==> zinc <==
// axi_timer_counter_top
module axi_timer_counter_top #(
  parameter AXI_ADDR_BW_p = 12     
) (
  input logic  clk,
  input logic  rst_n,
  input logic [AXI_ADDR_BW_p-1:0] i_axi_awaddr,
  input logic  i_axi_awvalid,
  input logic [31:0] i_axi_wdata,
  input logic i_axi_wvalid,
  input logic i_axi_bready,
  input logic [AXI_ADDR_BW_p-1:0] i_axi_araddr,
  input logic i_axi_arvalid,
  input logic i_axi_rready,
  output logic o_axi_awready,
  output logic o_axi_wready,
  output logic [1:0] o_axi_bresp,
  output logic o_axi_bvalid,
  output logic o_axi_arready,
  output logic [31:0] o_axi_rdata,
  output logic [1:0] o_axi_rresp,
  output logic o_axi_rvalid,
  output logic o_cnt0_done,
  output logic o_cnt1_done
);
Settings: LEC_CHECK=0, CAP_MARGIN=20, CORE_ASPECT_RATIO=0.5, CORE_MARGIN=2, CORE_UTILIZATION=72, CTS_CLUSTER_DIAMETER=296, CTS_CLUSTER_SIZE=96, PLACE_DENSITY=0.43, SETUP_SLACK_MARGIN=0.69, SLEW_MARGIN=20, TNS_END_PERCENT=5; clock period 2.32 ns.
run.sh (not shown) runs the stock make flow with config.mk's settings and CLKGATE_MAP_FILE=.
==> inputs of violet, as changes to zinc <==
- CORE_ASPECT_RATIO: 0.5 -> default
- CTS_CLUSTER_DIAMETER: 296 -> 359
- SETUP_SLACK_MARGIN: 0.69 -> default
- TNS_END_PERCENT: 5 -> default
==> inputs of xenon, as changes to zinc <==
- CELL_PAD_IN_SITES_DETAIL_PLACEMENT: default -> 2
- CELL_PAD_IN_SITES_GLOBAL_PLACEMENT: default -> 3
- CORE_ASPECT_RATIO: 0.5 -> default
- CORE_UTILIZATION: 72 -> 29
- CTS_CLUSTER_DIAMETER: 296 -> default
- CTS_CLUSTER_SIZE: 96 -> default
- HOLD_SLACK_MARGIN: default -> -0.06
- MAX_ROUTING_LAYER: default -> met5
- PLACE_DENSITY: 0.43 -> default
- SETUP_SLACK_MARGIN: 0.69 -> default
- TNS_END_PERCENT: 5 -> 30
==> flow/constraint.sdc (replaced) <==
create_clock -name core_clock -period 2.75 [get_ports {clk}]
set_input_delay 0.5500 -clock core_clock [delete_from_list [all_inputs] [get_ports {clk}]]
set_output_delay 0.5500 -clock core_clock [all_outputs]
set_load 0.01 [all_outputs]
==> comparison <==
violet aborted during clock tree synthesis (4_1_cts) on DPL-0033. xenon reached the layout checks and failed them: setup timing. zinc did not get past global routing (5_1_grt), error GRT-0232.
Synthesized area is the same in violet and xenon.
The highest die size belongs to xenon, the lowest to violet.
In synthesized cell count, zinc and violet do not differ.
==> figures <==
| metric | xenon | zinc | violet |
|---|---|---|---|
| Run status | finished with violations | did not finish | did not finish |
| Failing step | - | global routing (5_1_grt) | clock tree synthesis (4_1_cts) |
| Layout check failures | setup timing | - | - |
| Half-perimeter wire length after placement | 52.04 mm | 41.14 mm | 41.61 mm |
| Setup repair bufs after CTS | 16 | 19 | - |
| Total CTS buffers | 38 | 7 | - |
| Number of clock sinks | 293 | 293 | - |
| Std-Cell Core Area | 52,450 um2 | 20,740 um2 | 20,960 um2 |
| Die outline height | 234.2 um | 107.3 um | 150.1 um |
| Buffer type at the clock tree root | sky130_fd_sc_hd__clkbuf_16 | sky130_fd_sc_hd__clkbuf_16 | - |
| Number of buffers on the longest clock path | 3 | 3 | - |
| # hold bufs at CTS | 0 | 0 | - |

==> lagoon <==
axi_timer_counter_top again, from the RTL that the note above started with.
export LEC_CHECK = 0
export ABC_AREA = 0
export CAP_MARGIN = 20
export CELL_PAD_IN_SITES_DETAIL_PLACEMENT = 0
export CELL_PAD_IN_SITES_GLOBAL_PLACEMENT = 1
export CORE_MARGIN = 2
export CORE_UTILIZATION = 57
export CTS_CLUSTER_SIZE = 54
export GPL_ROUTABILITY_DRIVEN = 0
export HOLD_SLACK_MARGIN = 0.3
export MAX_ROUTING_LAYER = met5
export PLACE_DENSITY_LB_ADDON = 0.08
export SLEW_MARGIN = 5
export TNS_END_PERCENT = 85
create_clock -name core_clock -period 3.0 [get_ports {clk}]
==> quartz: changes against lagoon <==
==> flow/config.mk (replaced) <==
export PLATFORM = sky130hd
export DESIGN_NAME = axi_timer_counter_top
export DESIGN_NICKNAME = axi_timer_counter_top
export VERILOG_FILES = /design/flow/design.v
export SDC_FILE = /design/flow/constraint.sdc
export NUM_CORES = 4
export LEC_CHECK = 0
export CAP_MARGIN = 20
export CORE_MARGIN = 2
export CORE_UTILIZATION = 68
export CTS_CLUSTER_SIZE = 31
export SETUP_SLACK_MARGIN = 0.88
export SLEW_MARGIN = 20
==> flow/constraint.sdc (replaced) <==
create_clock -name core_clock -period 3.1 [get_ports {clk}]
set_input_delay 0.6200 -clock core_clock [delete_from_list [all_inputs] [get_ports {clk}]]
set_output_delay 0.6200 -clock core_clock [all_outputs]
set_load 0.01 [all_outputs]
==> comparison <==
lagoon completed with no timing, DRC or antenna violations. quartz stopped in 5_1_grt, error DPL-0038.
Of lagoon and quartz, lagoon has the higher die size (gap 19%, measured against quartz).
In synthesized area, quartz and lagoon do not differ.
In synthesized cell count, lagoon and quartz do not differ.

==> 01-27 <==
Starting RTL as in the previous note.
// axi_timer_counter_top
module axi_timer_counter_top #(
  parameter AXI_ADDR_BW_p = 12     
) (
  input logic  clk,
  input logic  rst_n,
  input logic [AXI_ADDR_BW_p-1:0] i_axi_awaddr,
  input logic  i_axi_awvalid,
  input logic [31:0] i_axi_wdata,
  input logic i_axi_wvalid,
  input logic i_axi_bready,
  input logic [AXI_ADDR_BW_p-1:0] i_axi_araddr,
  input logic i_axi_arvalid,
  input logic i_axi_rready,
  output logic o_axi_awready,
  output logic o_axi_wready,
  output logic [1:0] o_axi_bresp,
  output logic o_axi_bvalid,
  output logic o_axi_arready,
  output logic [31:0] o_axi_rdata,
  output logic [1:0] o_axi_rresp,
  output logic o_axi_rvalid,
  output logic o_cnt0_done,
  output logic o_cnt1_done
);
Settings: LEC_CHECK=0, ABC_AREA=1, CAP_MARGIN=20, CELL_PAD_IN_SITES_DETAIL_PLACEMENT=1, CELL_PAD_IN_SITES_GLOBAL_PLACEMENT=2, CORE_ASPECT_RATIO=0.54, CORE_MARGIN=9, CORE_UTILIZATION=19, CTS_CLUSTER_SIZE=31, GPL_ROUTABILITY_DRIVEN=1, HOLD_SLACK_MARGIN=0.3, MAX_ROUTING_LAYER=met4, PLACE_DENSITY_LB_ADDON=0.08, SETUP_SLACK_MARGIN=1.71, SLEW_MARGIN=5, TNS_END_PERCENT=10; clock period 5.71 ns.
==> 04-14 (differences from 01-27) <==
==> flow/config.mk (replaced) <==
export PLATFORM = sky130hd
export DESIGN_NAME = axi_timer_counter_top
export DESIGN_NICKNAME = axi_timer_counter_top
export VERILOG_FILES = /design/flow/design.v
export SDC_FILE = /design/flow/constraint.sdc
export NUM_CORES = 4
export LEC_CHECK = 0
export CAP_MARGIN = 20
export CORE_MARGIN = 2
export CORE_UTILIZATION = 30
export SLEW_MARGIN = 20
==> flow/constraint.sdc (replaced) <==
create_clock -name core_clock -period 4.34 [get_ports {clk}]
set_input_delay 0.8680 -clock core_clock [delete_from_list [all_inputs] [get_ports {clk}]]
set_output_delay 0.8680 -clock core_clock [all_outputs]
set_load 0.01 [all_outputs]
==> impl_table.tex <==
% Table of physical implementation metrics
\begin{tabular}{lr}
\hline
Metric & Value \\
\hline
\multicolumn{2}{l}{\textbf{Status}} \\
Run status & finished clean \\
\multicolumn{2}{l}{\textbf{Yosys}} \\
Post-Synthesis Cells & 1627 \\
Yosys Chip Area & 15360 um\^{}2 \\
Sequential area share after synthesis & 43.78\% \\
\multicolumn{2}{l}{\textbf{Pwr}} \\
Combinational fraction of design power & 4.1\% \\
\multicolumn{2}{l}{\textbf{Finish}} \\
MI comb cells & 1211 \\
Area overhead of the layout relative to synthesis & 18.31\% \\
Layout clock buffers & 39 \\
\multicolumn{2}{l}{\textbf{Clocking}} \\
Clock latency on the worst-skew pair & 580 ps \\
\multicolumn{2}{l}{\textbf{Floorplan}} \\
Die boundary width & 230.3 um \\
Number of standard-cell rows in the floorplan & 82 \\
\multicolumn{2}{l}{\textbf{Critical path}} \\
Slowest stage cell on the critical path & sky130\_fd\_sc\_hd\_\_inv\_1 \\
\multicolumn{2}{l}{\textbf{Placement}} \\
Final Wtd Congestion & 0.8881 \\
Detailed placer's ending HPWL & 34700 um \\
\hline
\end{tabular}
the above is filed under 04-14

==> impl_table.tex <==
% Table of physical implementation metrics
\begin{tabular}{lr}
\hline
Metric & Value \\
\hline
\multicolumn{2}{l}{\textbf{Floorplan}} \\
Number of standard-cell rows in the floorplan & 81 \\
Die boundary width & 431.4 um \\
\multicolumn{2}{l}{\textbf{Finish}} \\
Area overhead of the layout relative to synthesis & 19.82\% \\
Layout clock buffers & 60 \\
MI comb cells & 1830 \\
\multicolumn{2}{l}{\textbf{Yosys}} \\
Yosys Chip Area & 17530 um\^{}2 \\
Post-Synthesis Cells & 2569 \\
\multicolumn{2}{l}{\textbf{Status}} \\
Run status & finished clean \\
\multicolumn{2}{l}{\textbf{Placement}} \\
Detailed placer's ending HPWL & 66770 um \\
\multicolumn{2}{l}{\textbf{Pwr}} \\
Combinational fraction of design power & 5.4\% \\
\hline
\end{tabular}
the above is filed under 01-27


==> exp/tundra: inputs <==
Starting RTL as in the previous note.
Settings: LEC_CHECK=0, ABC_AREA=0, CAP_MARGIN=20, CORE_MARGIN=2, CORE_UTILIZATION=68, CTS_CLUSTER_DIAMETER=197, CTS_CLUSTER_SIZE=20, HOLD_SLACK_MARGIN=-0.09, SETUP_SLACK_MARGIN=0.64, SLEW_MARGIN=20; clock period 2.41 ns.
==> inputs of exp/delta, as changes to exp/tundra <==
==> flow/config.mk (replaced) <==
export PLATFORM = sky130hd
export DESIGN_NAME = axi_timer_counter_top
export DESIGN_NICKNAME = axi_timer_counter_top
export VERILOG_FILES = /design/flow/design.v
export SDC_FILE = /design/flow/constraint.sdc
export NUM_CORES = 4
export LEC_CHECK = 0
export CAP_MARGIN = 20
export CORE_MARGIN = 2
export CORE_UTILIZATION = 70
export PLACE_DENSITY = 0.38
export SLEW_MARGIN = 20
==> flow/constraint.sdc (replaced) <==
create_clock -name core_clock -period 3.34 [get_ports {clk}]
set_input_delay 0.6680 -clock core_clock [delete_from_list [all_inputs] [get_ports {clk}]]
set_output_delay 0.6680 -clock core_clock [all_outputs]
set_load 0.01 [all_outputs]
==> inputs of exp/umber, as changes to exp/tundra <==
==> flow/config.mk (replaced) <==
export PLATFORM = sky130hd
export DESIGN_NAME = axi_timer_counter_top
export DESIGN_NICKNAME = axi_timer_counter_top
export VERILOG_FILES = /design/flow/design.v
export SDC_FILE = /design/flow/constraint.sdc
export NUM_CORES = 4
export LEC_CHECK = 0
export CAP_MARGIN = 5
export CORE_MARGIN = 2
export CORE_UTILIZATION = 72
export CTS_CLUSTER_SIZE = 17
export PLACE_DENSITY = 0.64
export SETUP_SLACK_MARGIN = -0.19
export SLEW_MARGIN = 20
==> flow/constraint.sdc (replaced) <==
create_clock -name core_clock -period 2.59 [get_ports {clk}]
set_input_delay 0.5180 -clock core_clock [delete_from_list [all_inputs] [get_ports {clk}]]
set_output_delay 0.5180 -clock core_clock [all_outputs]
set_load 0.01 [all_outputs]
==> inputs of exp/fjord, as changes to exp/tundra <==
==> flow/config.mk (replaced) <==
export PLATFORM = sky130hd
export DESIGN_NAME = axi_timer_counter_top
export DESIGN_NICKNAME = axi_timer_counter_top
export VERILOG_FILES = /design/flow/design.v
export SDC_FILE = /design/flow/constraint.sdc
export NUM_CORES = 4
export LEC_CHECK = 0
export CAP_MARGIN = 20
export CORE_MARGIN = 2
export CORE_UTILIZATION = 69
export CTS_CLUSTER_SIZE = 17
export SETUP_SLACK_MARGIN = -0.25
export SLEW_MARGIN = 20
==> flow/constraint.sdc (replaced) <==
create_clock -name core_clock -period 3.29 [get_ports {clk}]
set_input_delay 0.6580 -clock core_clock [delete_from_list [all_inputs] [get_ports {clk}]]
set_output_delay 0.6580 -clock core_clock [all_outputs]
set_load 0.01 [all_outputs]
==> impl_metrics.env <==
# physical design summary
export IMPL_outcome="aborted with a tool error"
export IMPL_lastStage="global routing"
export IMPL_firstError="[ERROR GRT-0116] Global routing finished with congestion. Check the congestion regions in the DRC Viewer."
export IMPL_dp_hpwl_um=39300
export IMPL_die_h_um=150
Source of the figures above: exp/umber

==> impl_metrics.env <==
# yosys + openroad results
export IMPL_dp_hpwl_um=32100
export IMPL_clkbuf_count=43
export IMPL_synthTopCellsByCount="nor2_1, dfxtp_1, a211oi_1"
export IMPL_outcome="complete, no violations"
export IMPL_die_h_um=152
Source of the figures above: exp/delta

==> impl_metrics.env <==
# physical design summary
export IMPL_outcome="aborted with a tool error"
export IMPL_lastStage="clock tree synthesis"
export IMPL_firstError="[ERROR DPL-0038] Utilization greater than 100%, impossible to legalize"
export IMPL_die_h_um=154
export IMPL_muxShareOfSynthArea_pct=4.00
export IMPL_dp_hpwl_um=39100
export IMPL_ys_ff=293
Source of the figures above: exp/tundra

==> impl_metrics.env <==
# yosys + openroad results
export IMPL_setup_violations=4
export IMPL_fin_ws_ps=-8.36
export IMPL_outcome="failed layout checks"
export IMPL_dp_hpwl_um=32500
export IMPL_cp_arrival_ps=3780
export IMPL_violations="setup timing"
Source of the figures above: exp/fjord

Power figures rest on the tool's default switching activity, not on a simulated workload.
